## job 101
## rgb2hsv
module rgb2hsv(
        input clock,
        input reset_n,
        input in_valid,
        input [7:0] in_red,
        input [7:0] in_green,
        input [7:0] in_blue,
        input in_visual,
        input in_done,
        output out_valid,
        output [7:0] out_red,
        output [7:0] out_green,
        output [7:0] out_blue,
        output [7:0] out_hue,
        output [7:0] out_saturation,
        output [7:0] out_brightness,
        output out_visual,
        output out_done
    );
==> flow/config.mk <==
export PLATFORM = sky130hd
export DESIGN_NAME = rgb2hsv
export DESIGN_NICKNAME = rgb2hsv
export VERILOG_FILES = /design/flow/design.v
export SDC_FILE = /design/flow/constraint.sdc
export NUM_CORES = 4
export LEC_CHECK = 0
export CAP_MARGIN = 20
export CORE_MARGIN = 2
export CORE_UTILIZATION = 40
export GPL_ROUTABILITY_DRIVEN = 0
export MIN_ROUTING_LAYER = met2
export PLACE_DENSITY_LB_ADDON = 0.05
export SLEW_MARGIN = 20
==> flow/constraint.sdc <==
create_clock -name core_clock -period 80.0 [get_ports {clock}]
set_input_delay 16.0000 -clock core_clock [delete_from_list [all_inputs] [get_ports {clock}]]
set_output_delay 16.0000 -clock core_clock [all_outputs]
set_load 0.01 [all_outputs]
run.sh (not shown) runs the stock make flow with config.mk's settings and CLKGATE_MAP_FILE=.
Job 101 | status: complete | timing, DRC, antenna: pass
Setup changes, job 101 to job 102
Settings: clearing GPL_ROUTABILITY_DRIVEN, which used to be 0; putting CTS_CLUSTER_SIZE at 34 where nothing was set; clearing MIN_ROUTING_LAYER, which used to be met2; clearing PLACE_DENSITY_LB_ADDON, which used to be 0.05; swapping 40 for 72 in CORE_UTILIZATION; swapping 80.0 for 73.0 in the clock period (ns, I/O delays scaled along).
Every run (job 102 and job 101) finished clean. Job 102 vs. job 101: fmax saw an increase, setup slack saw a decrease, post-layout instance area saw an increase, multi-input gate count saw little to no change, sequential share of layout area saw a decrease. Compared with job 101, placement density in the core of job 102 is higher. Placeable core region on job 102 is down relative to job 101. Of the two values seen for launch point of the worst path, max_value5[7] was produced by job 101 and max_value5[4] by job 102.
diff inputs: job 102 => job 103
Settings: changing CORE_UTILIZATION from 72 to 40; setting SETUP_SLACK_MARGIN to 5.0 for the first time; removing CTS_CLUSTER_SIZE (formerly 34); changing the clock period (ns, I/O delays scaled along) from 73.0 to 76.2.
[summary]
- Job 103 | stages: all done | timing, DRC, antenna: all pass
- Between job 102 and job 103, count of clock buffers in the final design increased.
- Sort job 102 and job 103 by count of cell instances traversed by the critical path, descending, and job 102 comes first.
- Per the comparison of job 103 with job 102, wire length of the first global-routing pass decreased about 0.6%; critical path's largest stage delay decreased 0.02 ns; number of setup buffers added after CTS increased 300%; number of global-route vias before repair decreased 5.6%.


Setup of run A:
rgb2hsv again, from the RTL that the note above started with.
export LEC_CHECK = 0
export ABC_AREA = 0
export CAP_MARGIN = 30
export CELL_PAD_IN_SITES_DETAIL_PLACEMENT = 2
export CELL_PAD_IN_SITES_GLOBAL_PLACEMENT = 3
export CORE_ASPECT_RATIO = 0.71
export CORE_MARGIN = 2
export CORE_UTILIZATION = 33
export CTS_CLUSTER_DIAMETER = 337
export GPL_ROUTABILITY_DRIVEN = 0
export GPL_TIMING_DRIVEN = 0
export MAX_ROUTING_LAYER = met4
export PLACE_DENSITY_LB_ADDON = 0.12
export SETUP_SLACK_MARGIN = -2.0
export SLEW_MARGIN = 35
create_clock -name core_clock -period 49.4 [get_ports {clock}]
[flow] run A | stages: complete | final checks: fail | reason: setup timing
diff inputs: run A => run B
==> flow/config.mk <==
export PLATFORM = sky130hd
export DESIGN_NAME = rgb2hsv
export DESIGN_NICKNAME = rgb2hsv
export VERILOG_FILES = /design/flow/design.v
export SDC_FILE = /design/flow/constraint.sdc
export NUM_CORES = 4
export LEC_CHECK = 0
export ABC_AREA = 0
export CAP_MARGIN = 30
export CELL_PAD_IN_SITES_GLOBAL_PLACEMENT = 3
export CORE_ASPECT_RATIO = 1.73
export CORE_MARGIN = 2
export CORE_UTILIZATION = 33
export GPL_ROUTABILITY_DRIVEN = 0
export GPL_TIMING_DRIVEN = 0
export HOLD_SLACK_MARGIN = -0.06
export MAX_ROUTING_LAYER = met4
export PLACE_DENSITY = 0.47
export SLEW_MARGIN = 35
==> flow/constraint.sdc <==
create_clock -name core_clock -period 65.4 [get_ports {clock}]
set_input_delay 13.0800 -clock core_clock [delete_from_list [all_inputs] [get_ports {clock}]]
set_output_delay 13.0800 -clock core_clock [all_outputs]
set_load 0.01 [all_outputs]
--- outcome ---
Run B: flow complete, layout not clean; failing: setup timing
Between run A and run B, the fraction of the core area occupied by cells at floorplan figures differ only marginally.
Post-detailed-placement cell area on run B is down relative to run A.
Cmp run B and run A / number of inserted filler cells in the final layout / higher: run A
Relative to run A, global routing usage on met1 has decreased by 17 points in run B.
Die area essentially unchanged between run B and run A.
Relative to run A, final cell count has gone up in run B.
When run B is measured against run A, its post-synthesis to final-layout area growth turns out 2.8 points higher.
> inputs changed (run B -> run C)
==> flow/config.mk <==
export PLATFORM = sky130hd
export DESIGN_NAME = rgb2hsv
export DESIGN_NICKNAME = rgb2hsv
export VERILOG_FILES = /design/flow/design.v
export SDC_FILE = /design/flow/constraint.sdc
export NUM_CORES = 4
export LEC_CHECK = 0
export CAP_MARGIN = 20
export CORE_MARGIN = 2
export CORE_UTILIZATION = 68
export CTS_CLUSTER_DIAMETER = 80
export MAX_ROUTING_LAYER = met4
export SLEW_MARGIN = 20
export TNS_END_PERCENT = 5
==> flow/constraint.sdc <==
create_clock -name core_clock -period 71.7 [get_ports {clock}]
set_input_delay 14.3400 -clock core_clock [delete_from_list [all_inputs] [get_ports {clock}]]
set_output_delay 14.3400 -clock core_clock [all_outputs]
set_load 0.01 [all_outputs]
Findings:
- Of run C and run B, only run B fails to finish with a clean layout.
- Maximum number of pins on one net before global-route repair | run C above run B
- [compare] base=run B new=run C: transition at the pin with the smallest max-transition slack shows an increase of 0.067 ns; final cell count -982; post-layout period usage of the worst path shrank by 15 points; via count rose 2.1%; routed wire length on met3 saw an increase.
Relative to run C, the following input files were edited for run D:
==> flow/config.mk <==
export PLATFORM = sky130hd
export DESIGN_NAME = rgb2hsv
export DESIGN_NICKNAME = rgb2hsv
export VERILOG_FILES = /design/flow/design.v
export SDC_FILE = /design/flow/constraint.sdc
export NUM_CORES = 4
export LEC_CHECK = 0
export ABC_AREA = 1
export CAP_MARGIN = 20
export CORE_MARGIN = 2
export CORE_UTILIZATION = 70
export CTS_CLUSTER_SIZE = 32
export MAX_ROUTING_LAYER = met4
export SETUP_SLACK_MARGIN = -2.0
export SLEW_MARGIN = 20
==> flow/constraint.sdc <==
create_clock -name core_clock -period 53.6 [get_ports {clock}]
set_input_delay 10.7200 -clock core_clock [delete_from_list [all_inputs] [get_ports {clock}]]
set_output_delay 10.7200 -clock core_clock [all_outputs]
set_load 0.01 [all_outputs]
--- outcome ---
Summary of run C and run D: one run falls short of a clean finish, namely run D. Area after synthesis: run D vs run C up 6800 µm². Sort run D and run C by area fraction in mux cells, ascending, and run D comes first. Delta (run D minus run C): total cell area reported by yosys after synthesis moved up; area of the die went up 15%; total CTS buffers saw a decrease; portion of the post-synthesis area used by sequential elements -2.7 points. Lower number of cells produced by synthesis goes to run C over run D. Run D gives less unique cell type count in the Yosys netlist than run C did.


job 6204:
Starting RTL as in the previous note.
Settings: LEC_CHECK=0, ABC_AREA=1, CAP_MARGIN=20, CORE_MARGIN=2, CORE_UTILIZATION=69, CTS_CLUSTER_DIAMETER=260, CTS_CLUSTER_SIZE=98, PLACE_DENSITY=0.37, SLEW_MARGIN=20; clock period 49.8 ns.
The flow ended early for job 6204: it failed with a tool error in 4_1_cts.
--- input diff job 6204..job 1983 ---
--- a/flow/config.mk
+++ b/flow/config.mk
@@ -11,5 +11,2 @@
 export CORE_UTILIZATION = 69
-export CTS_CLUSTER_DIAMETER = 260
-export CTS_CLUSTER_SIZE = 98
-export PLACE_DENSITY = 0.37
 export SLEW_MARGIN = 20
==> flow/constraint.sdc <==
create_clock -name core_clock -period 103.0 [get_ports {clock}]
set_input_delay 20.6000 -clock core_clock [delete_from_list [all_inputs] [get_ports {clock}]]
set_output_delay 20.6000 -clock core_clock [all_outputs]
set_load 0.01 [all_outputs]
### Flow results
Job 1983 reached the end of the flow, and the finished layout is clean on the timing, design-rule and antenna checks. As far as distinct cell type count of the synthesized netlist is concerned, job 6204 and job 1983 perform about the same. Area of the mapped netlist came out exactly the same in job 6204 and job 1983. Re register bit total from synthesis: no difference whatsoever between job 1983 and job 6204. Job 6204 -> job 1983: synthesized cell count delta 0, exact match. From job 6204 to job 1983 the numbers moved as follows: routability congestion estimate from global placement went down 0.090; post-placement cell area went down about 20%; final HPWL from detailed placement went down 27%; instance count after placement with tap cells included went down 16%.
Changes in job 117 relative to job 1983:
--- a/flow/config.mk
+++ b/flow/config.mk
@@ -7,6 +7,5 @@
 export LEC_CHECK = 0
-export ABC_AREA = 1
 export CAP_MARGIN = 20
 export CORE_MARGIN = 2
-export CORE_UTILIZATION = 69
+export CORE_UTILIZATION = 12
 export SLEW_MARGIN = 20
--- outcome ---
Job 117 vs job 1983, topmost layer with routed signal wires: met5 vs met4. [job 117] number of antenna violations at the first check in global routing rose 5 relative to job 1983. The run showing the greater maximum number of pins on one net before global-route repair is job 1983. Taking job 1983 over job 117, the final area ratio works out to 1.06. Compared with job 1983, job 117 shows endpoint required time on the critical path higher by 0.04 ns. Share of the clock period used by the worst path after layout ended up 14 points higher on job 117 than on job 1983. In the reports for job 117 and job 1983, the smaller wire length belongs to job 1983. Delta (job 117 minus job 1983): count of antenna diodes in the layout now sits higher.
Changes in job 3874 relative to job 117:
--- a/flow/config.mk
+++ b/flow/config.mk
@@ -7,5 +7,8 @@
 export LEC_CHECK = 0
+export ABC_AREA = 1
 export CAP_MARGIN = 20
 export CORE_MARGIN = 2
-export CORE_UTILIZATION = 12
+export CORE_UTILIZATION = 72
+export CTS_CLUSTER_SIZE = 34
+export PLACE_DENSITY_LB_ADDON = 0.26
 export SLEW_MARGIN = 20
==> flow/constraint.sdc <==
create_clock -name core_clock -period 60.5 [get_ports {clock}]
set_input_delay 12.1000 -clock core_clock [delete_from_list [all_inputs] [get_ports {clock}]]
set_output_delay 12.1000 -clock core_clock [all_outputs]
set_load 0.01 [all_outputs]
## What came out
- Status job 3874: flow complete, layout not clean - setup timing
- Job 3874 ended up with sky130_fd_sc_hd__fa_2 as its cell type of the slowest stage on the worst timing path; job 117 ended up with sky130_fd_sc_hd__o41ai_2.
- Compared with job 117, job 3874 instantiates a smaller number of cells.
- Of job 3874 and job 117, it is job 3874 that has the higher number of cells on the worst hold path.
- Compared with job 117, job 3874 shows a higher cell area.
- Fmax: job 3874 higher than job 117
- [compare] base=job 117 new=job 3874: footprint of the flip-flops and latches level.
For job 7921, these inputs were changed with respect to job 3874:
--- a/flow/config.mk
+++ b/flow/config.mk
@@ -12,3 +12,3 @@
 export CTS_CLUSTER_SIZE = 34
-export PLACE_DENSITY_LB_ADDON = 0.26
+export PLACE_DENSITY_LB_ADDON = 0.04
 export SLEW_MARGIN = 20
==> flow/constraint.sdc <==
create_clock -name core_clock -period 60.6 [get_ports {clock}]
set_input_delay 12.1200 -clock core_clock [delete_from_list [all_inputs] [get_ports {clock}]]
set_output_delay 12.1200 -clock core_clock [all_outputs]
set_load 0.01 [all_outputs]
[summary]
Final checks on job 7921, whose flow otherwise completed, came back failing, citing capacitance limit, slew limit, setup timing. Against job 3874, maximum clock rate in job 7921 came out worse. In the reports for job 3874 and job 7921, the larger hold slack belongs to job 3874. Of job 3874 and job 7921, the run reporting the higher period utilization was job 7921.
